==> build 69: inputs <==
==> flow/design.v <==
`timescale 1ns / 1ps
module HalfAdder(
    input a,  
    input b,  
    output f,  
    output carryOut  
    );
    xor(f, a, b);
    and(carryOut, a, b);
endmodule
`timescale 1ns / 1ps
module FullAdder(
    input a,
    input b,
    input carryIn,
    output sum,
    output carryOut
    );
    wire ha1Sum, ha1CarryOut, ha2CarryOut;
    HalfAdder halfAdder1(a, b, ha1Sum, ha1CarryOut);
    HalfAdder halfAdder2(ha1Sum, carryIn, sum, ha2CarryOut);
    or(carryOut, ha1CarryOut, ha2CarryOut);
endmodule
`timescale 1ns / 1ps
module MultiAnd16(
    input [15:0] a,
    input b,
    output [15:0] c
    );
    and(c[0], a[0], b);
    and(c[1], a[1], b);
    and(c[2], a[2], b);
    and(c[3], a[3], b);
    and(c[4], a[4], b);
    and(c[5], a[5], b);
    and(c[6], a[6], b);
    and(c[7], a[7], b);
    and(c[8], a[8], b);
    and(c[9], a[9], b);
    and(c[10], a[10], b);
    and(c[11], a[11], b);
    and(c[12], a[12], b);
    and(c[13], a[13], b);
    and(c[14], a[14], b);
    and(c[15], a[15], b);
endmodule
`timescale 1ns / 1ps
module MultiAdd15(
    input [14:0] a,
    input [14:0] b,
    input [14:0] carryIn,
    output [14:0] sum,
    output [14:0] carryOut
    );
    FullAdder fa0(a[0], b[0], carryIn[0], sum[0], carryOut[0]);  
    FullAdder fa1(a[1], b[1], carryIn[1], sum[1], carryOut[1]);
    FullAdder fa2(a[2], b[2], carryIn[2], sum[2], carryOut[2]);
    FullAdder fa3(a[3], b[3], carryIn[3], sum[3], carryOut[3]);
    FullAdder fa4(a[4], b[4], carryIn[4], sum[4], carryOut[4]);
    FullAdder fa5(a[5], b[5], carryIn[5], sum[5], carryOut[5]);
    FullAdder fa6(a[6], b[6], carryIn[6], sum[6], carryOut[6]);
    FullAdder fa7(a[7], b[7], carryIn[7], sum[7], carryOut[7]);
    FullAdder fa8(a[8], b[8], carryIn[8], sum[8], carryOut[8]);
    FullAdder fa9(a[9], b[9], carryIn[9], sum[9], carryOut[9]);
    FullAdder fa10(a[10], b[10], carryIn[10], sum[10], carryOut[10]);
    FullAdder fa11(a[11], b[11], carryIn[11], sum[11], carryOut[11]);
    FullAdder fa12(a[12], b[12], carryIn[12], sum[12], carryOut[12]);
    FullAdder fa13(a[13], b[13], carryIn[13], sum[13], carryOut[13]);
    FullAdder fa14(a[14], b[14], carryIn[14], sum[14], carryOut[14]);
endmodule
`timescale 1ns / 1ps
module ArrayMultiplier(
    input [15:0] a,
    input [15:0] b,
    output [31:0] f
    );
    wire [15:0] tmpAnd [0:15];
    wire [14:0] tmpSum [0:14];
    wire [14:0] tmpCarry [0:15];
    MultiAnd16 and0(a, b[0], tmpAnd[0]);
    MultiAnd16 and1(a, b[1], tmpAnd[1]);
    MultiAnd16 and2(a, b[2], tmpAnd[2]);
    MultiAnd16 and3(a, b[3], tmpAnd[3]);
    MultiAnd16 and4(a, b[4], tmpAnd[4]);
    MultiAnd16 and5(a, b[5], tmpAnd[5]);
    MultiAnd16 and6(a, b[6], tmpAnd[6]);
    MultiAnd16 and7(a, b[7], tmpAnd[7]);
    MultiAnd16 and8(a, b[8], tmpAnd[8]);
    MultiAnd16 and9(a, b[9], tmpAnd[9]);
    MultiAnd16 and10(a, b[10], tmpAnd[10]);
    MultiAnd16 and11(a, b[11], tmpAnd[11]);
    MultiAnd16 and12(a, b[12], tmpAnd[12]);
    MultiAnd16 and13(a, b[13], tmpAnd[13]);
    MultiAnd16 and14(a, b[14], tmpAnd[14]);
    MultiAnd16 and15(a, b[15], tmpAnd[15]);
    MultiAdd15 add0(tmpAnd[0][15:1], tmpAnd[1][14:0], 15'd0, tmpSum[0], tmpCarry[0]);
    MultiAdd15 add1({tmpAnd[1][15], tmpSum[0][14:1]}, tmpAnd[2][14:0], tmpCarry[0], tmpSum[1], tmpCarry[1]);
    MultiAdd15 add2({tmpAnd[2][15], tmpSum[1][14:1]}, tmpAnd[3][14:0], tmpCarry[1], tmpSum[2], tmpCarry[2]);
    MultiAdd15 add3({tmpAnd[3][15], tmpSum[2][14:1]}, tmpAnd[4][14:0], tmpCarry[2], tmpSum[3], tmpCarry[3]);
    MultiAdd15 add4({tmpAnd[4][15], tmpSum[3][14:1]}, tmpAnd[5][14:0], tmpCarry[3], tmpSum[4], tmpCarry[4]);
    MultiAdd15 add5({tmpAnd[5][15], tmpSum[4][14:1]}, tmpAnd[6][14:0], tmpCarry[4], tmpSum[5], tmpCarry[5]);
    MultiAdd15 add6({tmpAnd[6][15], tmpSum[5][14:1]}, tmpAnd[7][14:0], tmpCarry[5], tmpSum[6], tmpCarry[6]);
    MultiAdd15 add7({tmpAnd[7][15], tmpSum[6][14:1]}, tmpAnd[8][14:0], tmpCarry[6], tmpSum[7], tmpCarry[7]);
    MultiAdd15 add8({tmpAnd[8][15], tmpSum[7][14:1]}, tmpAnd[9][14:0], tmpCarry[7], tmpSum[8], tmpCarry[8]);
    MultiAdd15 add9({tmpAnd[9][15], tmpSum[8][14:1]}, tmpAnd[10][14:0], tmpCarry[8], tmpSum[9], tmpCarry[9]);
    MultiAdd15 add10({tmpAnd[10][15], tmpSum[9][14:1]}, tmpAnd[11][14:0], tmpCarry[9], tmpSum[10], tmpCarry[10]);
    MultiAdd15 add11({tmpAnd[11][15], tmpSum[10][14:1]}, tmpAnd[12][14:0], tmpCarry[10], tmpSum[11], tmpCarry[11]);
    MultiAdd15 add12({tmpAnd[12][15], tmpSum[11][14:1]}, tmpAnd[13][14:0], tmpCarry[11], tmpSum[12], tmpCarry[12]);
    MultiAdd15 add13({tmpAnd[13][15], tmpSum[12][14:1]}, tmpAnd[14][14:0], tmpCarry[12], tmpSum[13], tmpCarry[13]);
    MultiAdd15 add14({tmpAnd[14][15], tmpSum[13][14:1]}, tmpAnd[15][14:0], tmpCarry[13], tmpSum[14], tmpCarry[14]);
    FullAdder add15(tmpSum[14][1], tmpCarry[14][0], 1'b0, f[16], tmpCarry[15][0]);
    FullAdder add16(tmpSum[14][2], tmpCarry[14][1], tmpCarry[15][0], f[17], tmpCarry[15][1]);
    FullAdder add17(tmpSum[14][3], tmpCarry[14][2], tmpCarry[15][1], f[18], tmpCarry[15][2]);
    FullAdder add18(tmpSum[14][4], tmpCarry[14][3], tmpCarry[15][2], f[19], tmpCarry[15][3]);
    FullAdder add19(tmpSum[14][5], tmpCarry[14][4], tmpCarry[15][3], f[20], tmpCarry[15][4]);
    FullAdder add20(tmpSum[14][6], tmpCarry[14][5], tmpCarry[15][4], f[21], tmpCarry[15][5]);
    FullAdder add21(tmpSum[14][7], tmpCarry[14][6], tmpCarry[15][5], f[22], tmpCarry[15][6]);
    FullAdder add22(tmpSum[14][8], tmpCarry[14][7], tmpCarry[15][6], f[23], tmpCarry[15][7]);
    FullAdder add23(tmpSum[14][9], tmpCarry[14][8], tmpCarry[15][7], f[24], tmpCarry[15][8]);
    FullAdder add24(tmpSum[14][10], tmpCarry[14][9], tmpCarry[15][8], f[25], tmpCarry[15][9]);
    FullAdder add25(tmpSum[14][11], tmpCarry[14][10], tmpCarry[15][9], f[26], tmpCarry[15][10]);
    FullAdder add26(tmpSum[14][12], tmpCarry[14][11], tmpCarry[15][10], f[27], tmpCarry[15][11]);
    FullAdder add27(tmpSum[14][13], tmpCarry[14][12], tmpCarry[15][11], f[28], tmpCarry[15][12]);
    FullAdder add28(tmpSum[14][14], tmpCarry[14][13], tmpCarry[15][12], f[29], tmpCarry[15][13]);
    FullAdder add29(tmpAnd[15][15], tmpCarry[14][14], tmpCarry[15][13], f[30], f[31]);
    assign f[0] = tmpAnd[0][0];
    assign f[1] = tmpSum[0][0];
    assign f[2] = tmpSum[1][0];
    assign f[3] = tmpSum[2][0];
    assign f[4] = tmpSum[3][0];
    assign f[5] = tmpSum[4][0];
    assign f[6] = tmpSum[5][0];
    assign f[7] = tmpSum[6][0];
    assign f[8] = tmpSum[7][0];
    assign f[9] = tmpSum[8][0];
    assign f[10] = tmpSum[9][0];
    assign f[11] = tmpSum[10][0];
    assign f[12] = tmpSum[11][0];
    assign f[13] = tmpSum[12][0];
    assign f[14] = tmpSum[13][0];
    assign f[15] = tmpSum[14][0];
endmodule
`timescale 1ns / 1ps
module RippleAdder8(
    input [7:0] a,
    input [7:0] b,
    input carryIn,
    output [7:0] sum,
    output carryOut
    );
    wire tmpCarry [0:6];
    FullAdder fa0(a[0], b[0], carryIn, sum[0], tmpCarry[0]);  
    FullAdder fa1(a[1], b[1], tmpCarry[0], sum[1], tmpCarry[1]);
    FullAdder fa2(a[2], b[2], tmpCarry[1], sum[2], tmpCarry[2]);
    FullAdder fa3(a[3], b[3], tmpCarry[2], sum[3], tmpCarry[3]);
    FullAdder fa4(a[4], b[4], tmpCarry[3], sum[4], tmpCarry[4]);
    FullAdder fa5(a[5], b[5], tmpCarry[4], sum[5], tmpCarry[5]);
    FullAdder fa6(a[6], b[6], tmpCarry[5], sum[6], tmpCarry[6]);
    FullAdder fa7(a[7], b[7], tmpCarry[6], sum[7], carryOut);  
endmodule
`timescale 1ns / 1ps
module Adder32(
    input [31:0] a,
    input [31:0] b,
    output [31:0] sum,
    output carryOut
    );
    wire tmpCarry [0:2];
    RippleAdder8 add0(a[7:0], b[7:0], 1'b0, sum[7:0], tmpCarry[0]);
    RippleAdder8 add1(a[15:8], b[15:8], tmpCarry[0], sum[15:8], tmpCarry[1]);
    RippleAdder8 add2(a[23:16], b[23:16], tmpCarry[1], sum[23:16], tmpCarry[2]);
    RippleAdder8 add3(a[31:24], b[31:24], tmpCarry[2], sum[31:24], carryOut);
endmodule
`timescale 1ns / 1ps
module MACRegister(
    input clk,
    input rst,
    input [1:0] opcode,
    input [15:0] a,
    input [15:0] b,
    output [31:0] dataOut
    );
    reg [31:0] register;
    assign dataOut = register;
    wire [31:0] product;
    wire [31:0] sum;
    ArrayMultiplier multiplier(a, b, product);
    Adder32 adder(register, product, sum);
    always @ (posedge clk) begin
        if (rst)
            register <= 32'd0;
        else case (opcode)
            2'd1:  
                register <= {a, b};
            2'd2:  
                register <= sum;
        endcase
    end
endmodule
==> flow/run.sh <==
#!/bin/bash
# the make line also repeats each setting of config.mk as NAME=value (left out here)
make -C /OpenROAD-flow-scripts/flow DESIGN_CONFIG=/design/flow/config.mk WORK_HOME=/design/flow/orfs CLKGATE_MAP_FILE= finish
==> flow/config.mk <==
export PLATFORM = sky130hd
export DESIGN_NAME = MACRegister
export DESIGN_NICKNAME = MACRegister
export VERILOG_FILES = /design/flow/design.v
export SDC_FILE = /design/flow/constraint.sdc
export NUM_CORES = 4
export LEC_CHECK = 0
export ABC_AREA = 1
export CAP_MARGIN = 0
export CORE_MARGIN = 2
export CORE_UTILIZATION = 43
export CTS_CLUSTER_DIAMETER = 343
export CTS_CLUSTER_SIZE = 100
export HOLD_SLACK_MARGIN = -0.09
export SLEW_MARGIN = 0
==> flow/constraint.sdc <==
create_clock -name core_clock -period 19.0 [get_ports {clk}]
set_input_delay 3.8000 -clock core_clock [delete_from_list [all_inputs] [get_ports {clk}]]
set_output_delay 3.8000 -clock core_clock [all_outputs]
set_load 0.01 [all_outputs]
==> build 19 (differences from build 69) <==
--- a/flow/config.mk
+++ b/flow/config.mk
@@ -6,10 +6,11 @@
 export NUM_CORES = 4
 export LEC_CHECK = 0
 export ABC_AREA = 1
-export CAP_MARGIN = 0
+export CAP_MARGIN = 20
 export CORE_MARGIN = 2
-export CORE_UTILIZATION = 43
+export CORE_UTILIZATION = 60
 export CTS_CLUSTER_DIAMETER = 343
 export CTS_CLUSTER_SIZE = 100
 export HOLD_SLACK_MARGIN = -0.09
+export PLACE_DENSITY = 0.9
 export SLEW_MARGIN = 0
==> summary of the runs <==
In build 19 the routed wire length is larger than in build 69, by 8.4%.
In build 69 the critical path depth is lower than in build 19, by 2.
In build 19 the non-clock buffer count is lower than in build 69, by 12.
